## nickel
==> flow/design.v (excerpt) <==
module top_logic(  
		clk,
		rst,
		frz,
		level,
		Dout,
		vsync,
		hsync,
		VGA_R,
		VGA_G,
		VGA_B,
		BTNU,
		BTND,
		BTNL,
		BTNR,
        seven_seg,
        sel,
        pattern_select,
         I_spi_miso,
         O_spi_sck,
         O_spi_cs,
         O_spi_mosi
);
For scale: ~12,000 cells after synthesis, roughly 300 flip-flops, ~48 I/O pins, ~110,000 µm² of cells after synthesis.
Settings: LEC_CHECK=0, ABC_AREA=0, CAP_MARGIN=20, CELL_PAD_IN_SITES_GLOBAL_PLACEMENT=0, CORE_ASPECT_RATIO=1.01, CORE_MARGIN=2, CORE_UTILIZATION=65, CTS_CLUSTER_SIZE=50, MAX_ROUTING_LAYER=met4, SETUP_SLACK_MARGIN=5.0, SLEW_MARGIN=35, TNS_END_PERCENT=85; clock period 19.9 ns.
run.sh (not shown) runs the stock make flow with config.mk's settings and CLKGATE_MAP_FILE=.
Modified inputs, umber compared to nickel
==> flow/config.mk <==
export PLATFORM = sky130hd
export DESIGN_NAME = top_logic
export DESIGN_NICKNAME = top_logic
export VERILOG_FILES = /design/flow/design.v
export SDC_FILE = /design/flow/constraint.sdc
export NUM_CORES = 4
export LEC_CHECK = 0
export CAP_MARGIN = 20
export CORE_MARGIN = 2
export CORE_UTILIZATION = 59
export CTS_CLUSTER_SIZE = 97
export SLEW_MARGIN = 20
==> flow/constraint.sdc <==
create_clock -name core_clock -period 12.8 [get_ports {clk}]
set_input_delay 2.5600 -clock core_clock [delete_from_list [all_inputs] [get_ports {clk}]]
set_output_delay 2.5600 -clock core_clock [all_outputs]
set_load 0.01 [all_outputs]
Results
umber completed end to end; final checks failed (negative setup slack).
Compared with nickel, the detailed router inserted more vias in umber.
For the global placement routability congestion, umber came in about 2.8% lower than nickel did.
A launch point of the critical path of VGA.vcount[0] is what nickel shows, while VGA.movebullet1.y[2] belongs to umber.
Per the comparison of umber with nickel, area taken by flip-flops and latches shows no meaningful change; number of buffers other than clock buffers in the final layout shows an increase of 230%.
nickel → umber: clock tree skew after final layout -0.032 ns; met1 layer usage reported by global route shows a reduction of 5.7 points; maximum clock frequency saw an increase.
Final period demand of the worst path, umber and nickel: smaller value in umber
The yosys stat chip area was comparable across umber and nickel.
> inputs changed (umber -> willow)
-- flow/config.mk --
<<< umber, line 7
export LEC_CHECK = 0
export CAP_MARGIN = 20
export CORE_MARGIN = 2
export CORE_UTILIZATION = 59
export CTS_CLUSTER_SIZE = 97
export SLEW_MARGIN = 20
>>> willow, line 7
export LEC_CHECK = 0
export ABC_AREA = 1
export CAP_MARGIN = 20
export CORE_MARGIN = 2
export CORE_UTILIZATION = 72
export CTS_CLUSTER_DIAMETER = 324
export CTS_CLUSTER_SIZE = 95
export SLEW_MARGIN = 20
export TNS_END_PERCENT = 40
==> flow/constraint.sdc <==
create_clock -name core_clock -period 7.37 [get_ports {clk}]
set_input_delay 1.4740 -clock core_clock [delete_from_list [all_inputs] [get_ports {clk}]]
set_output_delay 1.4740 -clock core_clock [all_outputs]
set_load 0.01 [all_outputs]
Findings:
- willow did not finish: a tool error stopped it during global routing.
- Total cell area at the placement stage: willow higher than umber
- Relative to umber, the mean cell area of the mapped netlist of willow is lower by 10%.
- [willow vs umber] sequential element share of the synthesized area: lower in willow
- Comparing post-cts repair resize count for willow and umber, the smaller number came from umber.
- willow vs umber — chip height dropped by a little under 10%
- Delta(maximum level of the CTS H-tree, willow - umber) < 0
- Against umber, willow reports a x dimension of the die that is lower.
- Post-synthesis simple-gate area fraction: higher on willow
Changes in zinc relative to willow:
==> flow/config.mk <==
export PLATFORM = sky130hd
export DESIGN_NAME = top_logic
export DESIGN_NICKNAME = top_logic
export VERILOG_FILES = /design/flow/design.v
export SDC_FILE = /design/flow/constraint.sdc
export NUM_CORES = 4
export LEC_CHECK = 0
export CAP_MARGIN = 20
export CORE_MARGIN = 2
export CORE_UTILIZATION = 72
export MAX_ROUTING_LAYER = met4
export SETUP_SLACK_MARGIN = 1.63
export SLEW_MARGIN = 20
==> flow/constraint.sdc <==
create_clock -name core_clock -period 12.2 [get_ports {clk}]
set_input_delay 2.4400 -clock core_clock [delete_from_list [all_inputs] [get_ports {clk}]]
set_output_delay 2.4400 -clock core_clock [all_outputs]
set_load 0.01 [all_outputs]
==> comparison <==
Of willow and zinc, only willow never reached the final stage. FAIL willow @ global routing: tool exited with error. Taking willow as the reference, in zinc row count now sits lower, core area now sits lower, synthesized area now sits lower. Cell count after synthesis is lower on zinc. Diff willow -> zinc | detailed-placement wirelength estimate | decrease of about 28%. Relative to willow, die boundary width has gone down in zinc.
Edits applied to the flow inputs when going from zinc to garnet:
-- flow/config.mk --
<<< zinc, line 7
export LEC_CHECK = 0
export CAP_MARGIN = 20
export CORE_MARGIN = 2
export CORE_UTILIZATION = 72
export MAX_ROUTING_LAYER = met4
export SETUP_SLACK_MARGIN = 1.63
export SLEW_MARGIN = 20
>>> garnet, line 7
export LEC_CHECK = 0
export CAP_MARGIN = 30
export CORE_MARGIN = 2
export CORE_UTILIZATION = 72
export SLEW_MARGIN = 20
==> flow/constraint.sdc <==
create_clock -name core_clock -period 12.9 [get_ports {clk}]
set_input_delay 2.5800 -clock core_clock [delete_from_list [all_inputs] [get_ports {clk}]]
set_output_delay 2.5800 -clock core_clock [all_outputs]
set_load 0.01 [all_outputs]
Results
- Cell depth of the worst flop-to-flop path in garnet is 2 lower than in zinc
- Re final setup violation count: no difference whatsoever between garnet and zinc.
- When garnet is measured against zinc, its final cell utilization of the core turns out 3.0 points lower.
- Compared to zinc, garnet shows a wider setup margin.
- The flow completed for garnet, but it is not clean: the layout still shows negative setup slack.
- Although zinc finished all stages, its layout failed final checks on negative setup slack.
- The run showing the smaller signed area change from the synthesized netlist to the final layout is garnet.
